==> exp/pepper <==
==> flow/design.v (excerpt) <==
module convolution_stage2 (
          in1,
          in2,
          in3,
          in4,
          in5,
          in6,
          in7,
          in8,
          clk,
          rst,
          start,
          conv_out
  );
export LEC_CHECK = 0
export ABC_AREA = 1
export CAP_MARGIN = 20
export CELL_PAD_IN_SITES_DETAIL_PLACEMENT = 1
export CORE_ASPECT_RATIO = 1.17
export CORE_MARGIN = 4
export CORE_UTILIZATION = 52
export CTS_CLUSTER_SIZE = 86
export HOLD_SLACK_MARGIN = 0.07
export MAX_ROUTING_LAYER = met4
export PLACE_DENSITY_LB_ADDON = 0.07
export SETUP_SLACK_MARGIN = 0.13
export SLEW_MARGIN = 20
export TNS_END_PERCENT = 90
create_clock -name core_clock -period 22.0 [get_ports {clk}]
run.sh (not shown) runs the stock make flow with config.mk's settings and CLKGATE_MAP_FILE=.
==> exp/amber: changes against exp/pepper <==
Settings changed: ABC_AREA 1 to not set, CELL_PAD_IN_SITES_DETAIL_PLACEMENT 1 to not set, CELL_PAD_IN_SITES_GLOBAL_PLACEMENT set to 3, CORE_ASPECT_RATIO 1.17 to not set, CORE_MARGIN 4 to 2, CORE_UTILIZATION 52 to 27, CTS_CLUSTER_SIZE 86 to not set, HOLD_SLACK_MARGIN 0.07 to not set, MAX_ROUTING_LAYER met4 to not set, PLACE_DENSITY_LB_ADDON 0.07 to not set, SETUP_SLACK_MARGIN 0.13 to not set, SLEW_MARGIN 20 to 10, TNS_END_PERCENT 90 to not set.
==> flow/constraint.sdc (replaced) <==
create_clock -name core_clock -period 14.0 [get_ports {clk}]
set_input_delay 2.8000 -clock core_clock [delete_from_list [all_inputs] [get_ports {clk}]]
set_output_delay 2.8000 -clock core_clock [all_outputs]
set_load 0.01 [all_outputs]
==> exp/maple: changes against exp/pepper <==
Settings changed: ABC_AREA 1 to not set, CELL_PAD_IN_SITES_DETAIL_PLACEMENT 1 to not set, CORE_ASPECT_RATIO 1.17 to not set, CORE_MARGIN 4 to 2, CORE_UTILIZATION 52 to 72, CTS_CLUSTER_DIAMETER set to 85, CTS_CLUSTER_SIZE 86 to not set, HOLD_SLACK_MARGIN 0.07 to not set, MAX_ROUTING_LAYER met4 to not set, PLACE_DENSITY_LB_ADDON 0.07 to not set, SETUP_SLACK_MARGIN 0.13 to not set, TNS_END_PERCENT 90 to not set.
==> flow/constraint.sdc (replaced) <==
create_clock -name core_clock -period 9.75 [get_ports {clk}]
set_input_delay 1.9500 -clock core_clock [delete_from_list [all_inputs] [get_ports {clk}]]
set_output_delay 1.9500 -clock core_clock [all_outputs]
set_load 0.01 [all_outputs]
==> metrics.csv <==
metric,value,unit
status,"complete, no violations",
fin. max-slew vios,0,
critical path endpoint category,flop,
Yosys Chip Area,62800,µm²
DR WL/cell,23.2,µm
router iterations before antenna repair,6,
dpl cell area,75100,µm²
Inverters excl. clock,1246,
CP max stage delay,0.62,ns
Comb area share,0.759,
The numbers above come from exp/amber.

==> metrics.csv <==
metric,value,unit
GP Congestion,0.960,
Worst Setup SP,start,
Basic Gates by Area,0.241,
GR Overflow Total,0,
Comb area share,0.749,
critical path endpoint category,flop,
Yosys Chip Area,66600,µm²
Max Fanout on Critical Path,191,
dpl cell area,76300,µm²
"CTS clk-pin slew, worst paths",0.04,ns
Post-synth EDFFs,0,
Worst slew margin,0.224,
DR WL/cell,20.5,µm
router iterations before antenna repair,6,
status,"complete, no violations",
first-pass GRT wire length,384000,µm
Inverters excl. clock,2268,
The numbers above come from exp/pepper.

==> metrics.csv <==
metric,value,unit
fraction of registers with async set/reset,0,
status,stopped before the end,
hpwl dp,221000,µm
Avg Inst Size Synth,8.67,µm²
Err,[ERROR GRT-0116] Global routing finished with congestion. Check the congestion regions in the DRC Viewer.,
"Setup Fix Bufs, Post-CTS",3,
busiest layer in global routing,met2,
comb area leader,adder cells,
syn_nets,10300,
placed cell count,10200,
Yosys Chip Area,62800,µm²
"top cells, area","fa_1, ha_1, and3_1",
Failed at,global routing,
yosys adder share,0.568,
Top Ports,811,
dpl cell area,81300,µm²
GP Congestion,1.08,
dpl ws,-2.88,ns
The numbers above come from exp/maple.


* * *

==> branch juniper <==
Starting RTL as in the previous note.
Design convolution_stage2, start of the top module:
module convolution_stage2 (
          in1,
          in2,
          in3,
          in4,
          in5,
          in6,
          in7,
          in8,
          clk,
          rst,
          start,
          conv_out
  );
clock: 11.9 ns
lec_check: 0
cap_margin: 20
core_margin: 2
core_utilization: 70
cts_cluster_diameter: 200
cts_cluster_size: 40
setup_slack_margin: -0.98
slew_margin: 40
==> branch cedar (differences from branch juniper) <==
- CORE_ASPECT_RATIO: unset -> 0.5
- CORE_UTILIZATION: 70 -> 67
- CTS_CLUSTER_DIAMETER: 200 -> 223
- CTS_CLUSTER_SIZE: 40 -> 97
- SETUP_SLACK_MARGIN: -0.98 -> 1.98
- SLEW_MARGIN: 40 -> 20
==> flow/constraint.sdc (replaced) <==
create_clock -name core_clock -period 8.15 [get_ports {clk}]
set_input_delay 1.6300 -clock core_clock [delete_from_list [all_inputs] [get_ports {clk}]]
set_output_delay 1.6300 -clock core_clock [all_outputs]
set_load 0.01 [all_outputs]
==> results <==
Branch cedar finished but failed the layout checks on negative setup slack. Branch juniper did not get past global routing (5_1_grt), error GRT-0232. Synthesized cell count is the same in branch juniper and branch cedar. In area after synthesis, branch juniper and branch cedar do not differ. Against branch juniper, the die area of branch cedar is larger by about 4.6%.
==> figures <==
quantity	branch juniper	branch cedar
Post-cts gate resize count	37	207
Area of the placeable core	88600 sq um	92900 sq um
Placed Instances	10200	10400
Cell row count	109	79
Post-place instance area	81000 sq um	81900 sq um
Post-detail-place hpwl	206000 microns	195000 microns
Chip footprint	92200 sq um	96400 sq um
FP Util	0.709	0.676
Final weighted congestion in routability-driven placement	1.06	1.05
Post CTS Setup Buffer Count	3	24
Die Height	304 microns	221 microns
Run status	stopped before the end	finished with violations
Failing step	global routing (5_1_grt)	-
Layout check failures	-	negative setup slack
